run 1:
// Top
module Top(
	input  clk,
	input  rst,
	output pwm_left_out,
	output pwm_right_out,
	output [3:0] ctr_dir_out,
	output [2:0] led,
	input  [1:0]hwsignal,
	output [1:0]leds_hw,
	output wire [2:0] led_pwm_ctr,
	output Trig,
	input Echo,
	output En_tag,
	output csb_En_negedge,
	input Rx,
	output Tx,
	output [7:0] data,
	output [7:0] seg_slect
    );
	wire [2:0]hw_ctr;
	wire [2:0]ctr;
	wire [2:0]bl_ctr;
	wire csb_En;                    
	wire bl_En;
	wire [2:0]csb_ctr;
	wire [2:0]middctr;
	PWM pwm(.clk(clk),
				.rst(rst),
				.ctr(ctr),
				.pwm_left_out(pwm_left_out),
				.pwm_right_out(pwm_right_out),
				.ctr_dir_out(ctr_dir_out));
	HongWai hw(.clk(clk),
					.rst(rst),
					.ctr(hw_ctr),
					.hwsignal(hwsignal),
					.leds_hw(leds_hw));
	ChaoShengBo csb(.clk(clk),
					.rst(rst),
					.ctr(csb_ctr),
					.En_o(csb_En),
					.En_negedge_o(csb_En_negedge),
					.Trig(Trig),
					.Echo(Echo),
					.hwsignal(hwsignal),
					.En_tag(En_tag)
					);
	Bluetooth bt(.clk(clk),
					.rst(rst),
					.Rx(Rx),
					.Tx(Tx),
					.seg_data(data),
					.seg_slect(seg_slect),
					.bl_ctr(bl_ctr),
					.bl_En(bl_En));
		assign middctr=(csb_En|csb_En_negedge)?csb_ctr:hw_ctr;
		assign ctr=bl_En?bl_ctr:middctr;
		assign led_pwm_ctr=csb_ctr;
		assign led=ctr;
endmodule
Size in the first run: ~2000 cells after synthesis, ~300 flip-flops, ~40 I/O pins, roughly 16000 µm² of cells after synthesis.
Settings: LEC_CHECK=0, CAP_MARGIN=15, CELL_PAD_IN_SITES_GLOBAL_PLACEMENT=0, CORE_MARGIN=2, CORE_UTILIZATION=66, CTS_CLUSTER_DIAMETER=278, GPL_TIMING_DRIVEN=1, PLACE_DENSITY=0.79, SETUP_SLACK_MARGIN=0.67, SLEW_MARGIN=20; clock period 3.99 ns.
run.sh (not shown) runs the stock make flow with config.mk's settings and CLKGATE_MAP_FILE=.
Run 1: aborted in global routing (5_1_grt) (tool error)
diff inputs: run 1 => run 2
Settings: swapping 15 for 20 in CAP_MARGIN; clearing CTS_CLUSTER_DIAMETER, which used to be 278; clearing GPL_TIMING_DRIVEN, which used to be 1; swapping 66 for 72 in CORE_UTILIZATION; clearing CELL_PAD_IN_SITES_GLOBAL_PLACEMENT, which used to be 0; clearing SETUP_SLACK_MARGIN, which used to be 0.67; swapping 0.79 for 0.67 in PLACE_DENSITY; swapping 3.99 for 5.94 in the clock period (ns, I/O delays scaled along).
--- outcome ---
No crash in run 2: every stage finished, but the layout fails its final checks due to negative setup slack.
Run 2 vs. run 1: fraction of synthesis flops using an asynchronous set or reset pin now sits at about the same level; number of I/O pins was more or less identical.
Between run 2 and run 1, the difference in basic-gate share of the synthesized area counting and, or, nand and nor cells is negligible.
Summary of run 2 over run 1: die span in x has decreased; compound-cell area share of the yosys netlist has remained practically unchanged; number of post-CTS setup repair buffers has decreased; die size has decreased.
What run 3 does differently from run 2 at the input level:
Settings: putting CTS_CLUSTER_SIZE at 75 where nothing was set; putting ABC_AREA at 1 where nothing was set; putting SETUP_SLACK_MARGIN at -0.25 where nothing was set; swapping 20 for 5 in SLEW_MARGIN; swapping 5.94 for 4.99 in the clock period (ns, I/O delays scaled along).
Run 3 and run 2 ended up with nearly the same number of enable-type register cells in the synthesized netlist. Final critical-path share of the clock period in run 3 is 2.0 points higher than in run 2. To summarise run 3: no stage aborted, but the layout did not pass its checks, failing on negative setup slack. Between run 2 and run 3, the flow reports sum of net half-perimeters after detailed placement increasing by a few percent. Run 3 — cell count 17% higher, run 2 as reference. Compared to run 2, run 3 has fmax 17% higher. Run 3 against run 2: worst hold slack saw a decrease, met1 usage in global routing higher.
diff inputs: run 3 => run 4
Settings: PLACE_DENSITY_LB_ADDON: unset -> 0.15; PLACE_DENSITY: 0.67 -> unset; CTS_CLUSTER_SIZE: 75 -> 14; SLEW_MARGIN: 5 -> 20; SETUP_SLACK_MARGIN: -0.25 -> 1.3; the clock period (ns, I/O delays scaled along): 4.99 -> 4.43.
- As far as synthesized chip area reported by yosys goes, run 4 and run 3 are indistinguishable; the numbers are identical.
- As far as number of buffer cells added on primary ports is concerned, run 4 and run 3 perform about the same.
- The adder and majority gate portion of the synthesized area was comparable across run 3 and run 4.
- Run 4 did not make it past clock tree synthesis (4_1_cts), where a tool error ended it.
- Although it ran to completion, run 3 produced a layout that fails the final checks because of negative setup slack.
- Count of placed standard cells including taps grows by a few percent when moving from run 3 to run 4.
- Going from run 3 to run 4, final HPWL from detailed placement +about 10%, die area ~0 delta.
- AND-OR/OR-AND share of the synthesized area: run 3 vs run 4 identical

========
Top again, from the RTL that the note above started with.
==> flow/config.mk <==
export PLATFORM = sky130hd
export DESIGN_NAME = Top
export DESIGN_NICKNAME = Top
export VERILOG_FILES = /design/flow/design.v
export SDC_FILE = /design/flow/constraint.sdc
export NUM_CORES = 4
export LEC_CHECK = 0
export ABC_AREA = 1
export CAP_MARGIN = 20
export CORE_ASPECT_RATIO = 1.04
export CORE_MARGIN = 8
export CORE_UTILIZATION = 49
export CTS_CLUSTER_SIZE = 50
export GPL_ROUTABILITY_DRIVEN = 0
export GPL_TIMING_DRIVEN = 1
export HOLD_SLACK_MARGIN = 0.03
export PLACE_DENSITY_LB_ADDON = 0.1
export SETUP_SLACK_MARGIN = -0.3
export SLEW_MARGIN = 20
export TNS_END_PERCENT = 80
==> flow/constraint.sdc <==
create_clock -name core_clock -period 4.95 [get_ports {clk}]
set_input_delay 0.9900 -clock core_clock [delete_from_list [all_inputs] [get_ports {clk}]]
set_output_delay 0.9900 -clock core_clock [all_outputs]
set_load 0.01 [all_outputs]
The baseline ran to the end with violations: negative setup slack.
==> next run, changes <==
CORE_ASPECT_RATIO = 0.5   (was 1.04)
CORE_MARGIN = 2   (was 8)
CORE_UTILIZATION = 70   (was 49)
CTS_CLUSTER_SIZE = unset   (was 50)
GPL_ROUTABILITY_DRIVEN = unset   (was 0)
GPL_TIMING_DRIVEN = unset   (was 1)
HOLD_SLACK_MARGIN = unset   (was 0.03)
PLACE_DENSITY = 0.35   (was unset)
PLACE_DENSITY_LB_ADDON = unset   (was 0.1)
SETUP_SLACK_MARGIN = 1.67   (was -0.3)
TNS_END_PERCENT = unset   (was 80)
clock period = 5.6 ns   (was 4.95 ns; I/O delays follow)
Result: The changed run failed in global routing (5_1_grt), error ODB-0269. Area after synthesis does not change. Die area fell by 37%. Synthesized cell count stays the same.
